## build 69
==> flow/design.v <==
module CONV(
	input			clk,               
	input			reset,             
	output reg		busy,	            
	input			ready,	            
	output reg[11:0]	iaddr,            
	input signed[19:0]	idata,            
	output reg 	     cwr,              
	output reg[11:0] 	caddr_wr,         
	output reg[19:0] 	cdata_wr,         
	output reg	 crd,               
	output reg[11:0]	caddr_rd,         
	input	[19:0]		cdata_rd,         
	output reg[2:0] 	csel              
);
parameter signed bias = 40'h0013100000;    
parameter signed K0_0 = 20'h0A89E;         
parameter signed K0_1 = 20'h092D5;         
parameter signed K0_2 = 20'h06D43;         
parameter signed K0_3 = 20'h01004;         
parameter signed K0_4 = 20'hF8F71;         
parameter signed K0_5 = 20'hF6E54;         
parameter signed K0_6 = 20'hFA6D7;         
parameter signed K0_7 = 20'hFC834;         
parameter signed K0_8 = 20'hFAC19;         
parameter IDLE       = 3'd0;    
parameter READ_CONV  = 3'd1;    
parameter WRITE_L0   = 3'd2;    
parameter DELAY1     = 3'd3;    
parameter READ_L0    = 3'd4;    
parameter WRITE_L1   = 3'd5;    
parameter DELAY2     = 3'd6;    
parameter FINISH     = 3'd7;    
reg [5:0] x, y, L1_x, L1_y;             
reg [3:0] counter_kdata, counter_kaddr;   
reg [2:0] counter_layer1;	            
reg [2:0] current_state, next_state;    
reg signed [19:0] Kernel;               
reg signed [39:0] conv_sum;             
reg signed [19:0] idata_tmp;            
wire signed [39:0] data_conv;
wire signed [19:0] conv_result;
assign data_conv = Kernel * idata_tmp;              
assign conv_result[19:0] = conv_sum[35:16] + conv_sum[15];   
always@(*) begin
	case(counter_kdata)
		4'd1: Kernel = K0_0;
		4'd2: Kernel = K0_1;
		4'd3: Kernel = K0_2;
		4'd4: Kernel = K0_3;
		4'd5: Kernel = K0_4;
		4'd6: Kernel = K0_5;
		4'd7: Kernel = K0_6;
		4'd8: Kernel = K0_7;
		4'd9: Kernel = K0_8;
		default: Kernel = 0;
	endcase
end
always@(posedge clk or posedge reset) begin
	if(reset) 
		current_state <= IDLE;
	else 
		current_state <= next_state;
end
always @(*) begin
	case (current_state)
		IDLE:       next_state = (ready) ? READ_CONV : IDLE;
		READ_CONV:  next_state = (counter_kdata == 4'd10) ? WRITE_L0 : READ_CONV;  
		WRITE_L0:   next_state = DELAY1;
		DELAY1:     next_state = (x == 6'd0 && y == 6'd0) ? READ_L0 : READ_CONV;
		READ_L0:    next_state = (counter_layer1 == 3'd4) ? WRITE_L1 : READ_L0;
		WRITE_L1:   next_state = DELAY2;
		DELAY2:     next_state = (L1_x == 6'd0 && L1_y == 6'd0) ? FINISH : READ_L0;
		FINISH:     next_state = FINISH;
		default:    next_state = IDLE;
	endcase
end
always@(posedge clk or posedge reset) begin
	if(reset) begin 
		iaddr <= 12'd0;
	end else if(current_state == READ_CONV) begin 
		case(counter_kaddr)
			4'd0: iaddr <= (y-1)*64 + x-1;
			4'd1: iaddr <= (y-1)*64 + x;
			4'd2: iaddr <= (y-1)*64 + x+1;
			4'd3: iaddr <= y*64 + x-1;
			4'd4: iaddr <= y*64 + x;		 
			4'd5: iaddr <= y*64 + x+1;		
			4'd6: iaddr <= (y+1)*64 + x-1;
			4'd7: iaddr <= (y+1)*64 + x;
			4'd8: iaddr <= (y+1)*64 + x+1;
			default: iaddr <= iaddr;
		endcase
	end
end
always@(posedge clk or posedge reset) begin
	if(reset) 
		counter_kaddr <= 4'd0;
	else if(current_state == READ_CONV) 
		counter_kaddr <= counter_kaddr + 4'd1;
	else 
		counter_kaddr <= counter_kaddr;
end
always@(posedge clk or posedge reset) begin
	if(reset) 
		idata_tmp <= 0;
	else if(current_state == READ_CONV) begin
		case(counter_kdata)
			4'd0: idata_tmp <= (x == 0 || y == 0) ? 20'd0 : idata;
			4'd1: idata_tmp <= (y == 0) ? 20'd0 : idata;
			4'd2: idata_tmp <= (x == 63 || y == 0) ? 20'd0 : idata;
			4'd3: idata_tmp <= (x == 0) ? 20'd0 : idata;
			4'd4: idata_tmp <= idata;
			4'd5: idata_tmp <= (x == 63) ? 20'd0 : idata;
			4'd6: idata_tmp <= (x == 0 || y == 63) ? 20'd0 : idata;
			4'd7: idata_tmp <= (y == 63) ? 20'd0 : idata;
			4'd8: idata_tmp <= (x == 63 || y == 63) ? 20'd0 : idata;
			default: idata_tmp <= idata_tmp;
		endcase
	end 
end
always@(posedge clk or posedge reset) begin
	if(reset) 
		conv_sum <= 40'd0;
	else if(current_state == READ_CONV) begin
		if(counter_kdata == 0) 
			conv_sum <= 40'd0;
		else if(counter_kdata == 10)     
			conv_sum <= conv_sum + bias;
		else  
			conv_sum <= conv_sum + data_conv;  
	end
end
always@(posedge clk or posedge reset) begin
	if(reset) 
		busy <= 0;
	else if(ready) 
		busy <= 1; 
	else if(current_state == FINISH) 
		busy <= 0;
end
always@(posedge clk or posedge reset) begin
	if(reset) 
		cwr <= 1'd0;
	else if(current_state == WRITE_L0 || current_state == WRITE_L1)
		cwr <= 1'd1;
	else 
		cwr <= 1'd0;
end
always@(posedge clk or posedge reset) begin
	if(reset) 
		crd <= 1'd0;
	else if(current_state == READ_L0) 
		crd <= 1'd1;
	else 
		crd <= 1'd0;
end
always@(posedge clk or posedge reset) begin
	if(reset) 
		csel <= 3'b000;
	else if(current_state == WRITE_L0) 
		csel <= 3'b001;
	else if(current_state == WRITE_L1) 
		csel <= 3'b011;
	else if(current_state == READ_L0) 
		csel <= 3'b001;
	else 
		csel <= csel;
end
always@(posedge clk or posedge reset) begin
	if(reset) 
		caddr_rd <= 12'd0;
	else if(current_state == READ_L0) begin
		case(counter_layer1)
			3'd0: caddr_rd <= L1_y*64 + L1_x;
			3'd1: caddr_rd <= L1_y*64 + L1_x+1;
			3'd2: caddr_rd <= (L1_y+1)*64 + L1_x;
			3'd3: caddr_rd <= (L1_y+1)*64 + L1_x+1;
		endcase 
	end
end
always@(posedge clk or posedge reset) begin
	if(reset) 
		caddr_wr <= 0;
	else if(current_state == WRITE_L0)  
		caddr_wr <= y * 64 + x; 
	else if(current_state == WRITE_L1)  
		caddr_wr <= (L1_y/2) * 32 + (L1_x/2);  
end
reg signed [19:0] current_max;
always@(posedge clk or posedge reset) begin
	if(reset) begin
		cdata_wr <= 20'd0;
		current_max <= 20'd0; 
	end else begin
		case(current_state)
			WRITE_L0:  
				cdata_wr <= (conv_sum[39]) ? 20'd0 : conv_result;
			READ_L0: begin				
				if(counter_layer1 == 3'd1) begin	 
					current_max <= cdata_rd; 		 
				end else begin
					current_max <= (cdata_rd > current_max) ? cdata_rd : current_max;
				end
			end
			WRITE_L1: begin
				cdata_wr <= current_max;
				current_max <= 20'h00000;  
			end
			default: begin
			end
		endcase
	end
end
always@(posedge clk or posedge reset) begin
	if(reset) begin
		x <= 6'd0; 
		y <= 6'd0;
	end else if(current_state == WRITE_L0) begin
		if(x == 6'd63) begin  
			x <= 6'd0;
			y <= y + 6'd1;
		end else begin
			x <= x + 6'd1;
		end
	end
end
always@(posedge clk or posedge reset) begin
	if(reset) begin
		L1_x <= 6'd0; 
		L1_y <= 6'd0;
	end else if(current_state == WRITE_L1) begin
		if(L1_x == 6'd62) begin
			L1_x <= 0;
			L1_y <= L1_y + 2;
		end else begin
			L1_x <= L1_x + 2;
		end
	end
end
always@(posedge clk or posedge reset) begin
	if(reset) 
		counter_kdata <= 4'd0;
	else 
		counter_kdata <= counter_kaddr;
end
always@(posedge clk or posedge reset) begin
	if(reset) 
		counter_layer1 <= 0;
	else if(current_state == READ_L0) 
		counter_layer1 <= counter_layer1 + 3'd1;
	else 
		counter_layer1 <= 0;
end
endmodule
==> flow/config.mk <==
export PLATFORM = sky130hd
export DESIGN_NAME = CONV
export DESIGN_NICKNAME = CONV
export VERILOG_FILES = /design/flow/design.v
export SDC_FILE = /design/flow/constraint.sdc
export NUM_CORES = 4
export LEC_CHECK = 0
export CAP_MARGIN = 20
export CORE_MARGIN = 2
export CORE_UTILIZATION = 46
export CTS_CLUSTER_DIAMETER = 308
export CTS_CLUSTER_SIZE = 98
export SLEW_MARGIN = 20
==> flow/constraint.sdc <==
create_clock -name core_clock -period 8.0 [get_ports {clk}]
set_input_delay 1.6000 -clock core_clock [delete_from_list [all_inputs] [get_ports {clk}]]
set_output_delay 1.6000 -clock core_clock [all_outputs]
set_load 0.01 [all_outputs]
run.sh (not shown) runs the stock make flow with config.mk's settings and CLKGATE_MAP_FILE=.
For build 17, these inputs were changed with respect to build 69:
==> flow/config.mk <==
export PLATFORM = sky130hd
export DESIGN_NAME = CONV
export DESIGN_NICKNAME = CONV
export VERILOG_FILES = /design/flow/design.v
export SDC_FILE = /design/flow/constraint.sdc
export NUM_CORES = 4
export LEC_CHECK = 0
export ABC_AREA = 1
export CAP_MARGIN = 40
export CELL_PAD_IN_SITES_DETAIL_PLACEMENT = 2
export CORE_ASPECT_RATIO = 1.32
export CORE_MARGIN = 2
export CORE_UTILIZATION = 41
export CTS_CLUSTER_DIAMETER = 338
export CTS_CLUSTER_SIZE = 67
export GPL_ROUTABILITY_DRIVEN = 1
export GPL_TIMING_DRIVEN = 0
export MAX_ROUTING_LAYER = met4
export MIN_ROUTING_LAYER = met2
export SLEW_MARGIN = 40
export TNS_END_PERCENT = 95
Notes after the runs:
Build 17 did not make it past global routing (5_1_grt), where a tool error ended it. On build 17: synthesized area is about 4.3% higher than what build 69 gave. Chip area estimate from yosys synthesis of build 17 exceeds that of build 69 by a few percent. Build 17 vs build 69: row count up by more than a quarter. Portion of netlist area occupied by mux cells, build 69 and build 17: smaller value in build 17. Compared with build 69, in build 17 compound-cell area share of the yosys netlist went down 3.1 points, number of distinct standard cells referenced by the synthesized netlist went down about 17%, synthesized netlist cell count went up 615. Adder-cell share of the synthesized area in build 17 is 1.7 points below build 69. Against build 69, build 17 comes in 4.0% higher on area of placed instances.
Relative to build 17, the following input files were edited for build 94:
==> flow/config.mk <==
export PLATFORM = sky130hd
export DESIGN_NAME = CONV
export DESIGN_NICKNAME = CONV
export VERILOG_FILES = /design/flow/design.v
export SDC_FILE = /design/flow/constraint.sdc
export NUM_CORES = 4
export LEC_CHECK = 0
export CAP_MARGIN = 5
export CORE_MARGIN = 2
export CORE_UTILIZATION = 40
export CTS_CLUSTER_DIAMETER = 354
export GPL_TIMING_DRIVEN = 0
export MAX_ROUTING_LAYER = met5
export SLEW_MARGIN = 20
[summary]
Looking at complex-gate fraction of the synthesized area, build 94 sits 3.1 points above build 17.
Synthesized area went down by a few percent going from build 17 to build 94.
Comparing build 17 and build 94, the higher post-synthesis cell type count is on build 94.
Min simple-gate share of the synthesized area across build 17 and build 94: build 94
In the tables for build 17 and build 94, instance count of the mapped netlist reads lower with build 94.
Build 94 against build 17: setup slack after placement saw a decrease, clock net sink count was more or less identical.
For the mux share of post-synthesis cell area, build 94 came in 1.3 points higher than build 17 did.
Of build 17 and build 94, only build 17 never reached the final stage.
--- input diff build 94..build 57 ---
diff --git a/flow/config.mk b/flow/config.mk
--- a/flow/config.mk
+++ b/flow/config.mk
@@ -7,8 +7,8 @@
 export LEC_CHECK = 0
-export CAP_MARGIN = 5
+export ABC_AREA = 1
+export CAP_MARGIN = 40
 export CORE_MARGIN = 2
-export CORE_UTILIZATION = 40
-export CTS_CLUSTER_DIAMETER = 354
+export CORE_UTILIZATION = 16
+export CTS_CLUSTER_SIZE = 48
 export GPL_TIMING_DRIVEN = 0
-export MAX_ROUTING_LAYER = met5
 export SLEW_MARGIN = 20
| latest clock arrival within the worst-skew pair | build 57 vs build 94 | ≈ equal |
Cell area, build 94 and build 57: larger value in build 57
Cmp build 94 and build 57 / setup slack after placement / lower: build 94
Post-layout instance count excluding filler cells, build 94 and build 57, lower one = build 94.
Build 94 ended up with conv_sum[39]$_DFFE_PP0P_ as its termination of the worst setup path; build 57 ended up with conv_sum[38]$_DFFE_PP0P_.
Inputs modified between build 57 and build 23:
diff --git a/flow/config.mk b/flow/config.mk
--- a/flow/config.mk
+++ b/flow/config.mk
@@ -8,7 +8,7 @@
 export ABC_AREA = 1
-export CAP_MARGIN = 40
+export CAP_MARGIN = 10
 export CORE_MARGIN = 2
-export CORE_UTILIZATION = 16
-export CTS_CLUSTER_SIZE = 48
-export GPL_TIMING_DRIVEN = 0
+export CORE_UTILIZATION = 46
+export CTS_CLUSTER_DIAMETER = 219
+export CTS_CLUSTER_SIZE = 98
 export SLEW_MARGIN = 20
Diff build 57..build 23 | synthesized area divided by synthesized cell count | unchanged
Build 23 against build 57: floorplan die area has decreased, number of inserted filler cells in the final layout has decreased.

Setup of cedar:
Starts from the design.v that is shown in full above.
clock: 8.63 ns
lec_check: 0
cap_margin: 20
core_aspect_ratio: 0.9
core_margin: 8
core_utilization: 22
cts_cluster_diameter: 241
gpl_routability_driven: 1
gpl_timing_driven: 0
max_routing_layer: met4
place_density: 0.51
setup_slack_margin: 0.3
slew_margin: 0
tns_end_percent: 5
Modified inputs, willow compared to cedar
# cedar
export LEC_CHECK = 0
export CAP_MARGIN = 20
export CORE_ASPECT_RATIO = 0.9
export CORE_MARGIN = 8
export CORE_UTILIZATION = 22
export CTS_CLUSTER_DIAMETER = 241
export GPL_ROUTABILITY_DRIVEN = 1
export GPL_TIMING_DRIVEN = 0
export MAX_ROUTING_LAYER = met4
export PLACE_DENSITY = 0.51
export SETUP_SLACK_MARGIN = 0.3
export SLEW_MARGIN = 0
export TNS_END_PERCENT = 5
create_clock -name core_clock -period 8.63 [get_ports {clk}]
# willow
export LEC_CHECK = 0
export CAP_MARGIN = 20
export CORE_ASPECT_RATIO = 0.5
export CORE_MARGIN = 8
export CORE_UTILIZATION = 58
export CTS_CLUSTER_DIAMETER = 306
export CTS_CLUSTER_SIZE = 98
export GPL_ROUTABILITY_DRIVEN = 0
export MAX_ROUTING_LAYER = met4
export PLACE_DENSITY = 0.4
export SETUP_SLACK_MARGIN = 0.3
export SLEW_MARGIN = 20
export TNS_END_PERCENT = 5
create_clock -name core_clock -period 8.63 [get_ports {clk}]
Results
- For willow, the last element of the critical path was conv_sum[36]$_DFFE_PP0P_, unlike cedar, where it was conv_sum[39]$_DFFE_PP0P_.
- Going from cedar to willow, number of tap cells inserted shrinks by about 60%.
- When the final numbers for cedar and willow were put side by side, the met2 usage in global routing turned out to be greater in willow.
- willow vs. cedar: hold slack up 83 ps, final instance area moved down.
Setup changes, willow to harbor
# willow
export LEC_CHECK = 0
export CAP_MARGIN = 20
export CORE_ASPECT_RATIO = 0.5
export CORE_MARGIN = 8
export CORE_UTILIZATION = 58
export CTS_CLUSTER_DIAMETER = 306
export CTS_CLUSTER_SIZE = 98
export GPL_ROUTABILITY_DRIVEN = 0
export MAX_ROUTING_LAYER = met4
export PLACE_DENSITY = 0.4
export SETUP_SLACK_MARGIN = 0.3
export SLEW_MARGIN = 20
export TNS_END_PERCENT = 5
create_clock -name core_clock -period 8.63 [get_ports {clk}]
# harbor
export LEC_CHECK = 0
export CAP_MARGIN = 20
export CORE_MARGIN = 2
export CORE_UTILIZATION = 40
export SLEW_MARGIN = 20
create_clock -name core_clock -period 8.0 [get_ports {clk}]
Notes after the runs:
- Per the comparison of harbor with willow, proportion of cell area occupied by registers lower, global-route usage shrank by 5.4 points, final core utilization lower, total length of routed wires higher.
- On detailed-routing iteration count for the pre-antenna-repair pass: harbor sits below willow.
- Taking willow as the reference point, the met2 usage in global routing of harbor falls by 3.6 points.
The following lists how zinc was set up differently from harbor:
# harbor
export LEC_CHECK = 0
export CAP_MARGIN = 20
export CORE_MARGIN = 2
export CORE_UTILIZATION = 40
export SLEW_MARGIN = 20
create_clock -name core_clock -period 8.0 [get_ports {clk}]
# zinc
export LEC_CHECK = 0
export CAP_MARGIN = 20
export CORE_MARGIN = 2
export CORE_UTILIZATION = 30
export SLEW_MARGIN = 20
create_clock -name core_clock -period 8.79 [get_ports {clk}]
## What came out
Delta (zinc minus harbor): clock input transition at the sequential cells of the worst setup and hold paths held. Lower detailed-route wire length on metal 1 was reported by harbor, not zinc. Area share of buffers outside the clock network: zinc vs harbor down 2.0 points. Between zinc and harbor, the worst setup skew after layout figures differ only marginally. For the longest individual stage delay on the worst path, zinc came in 30 ps lower than harbor did. | detailed-route wire length | zinc vs harbor | 2.9 mm lower |.
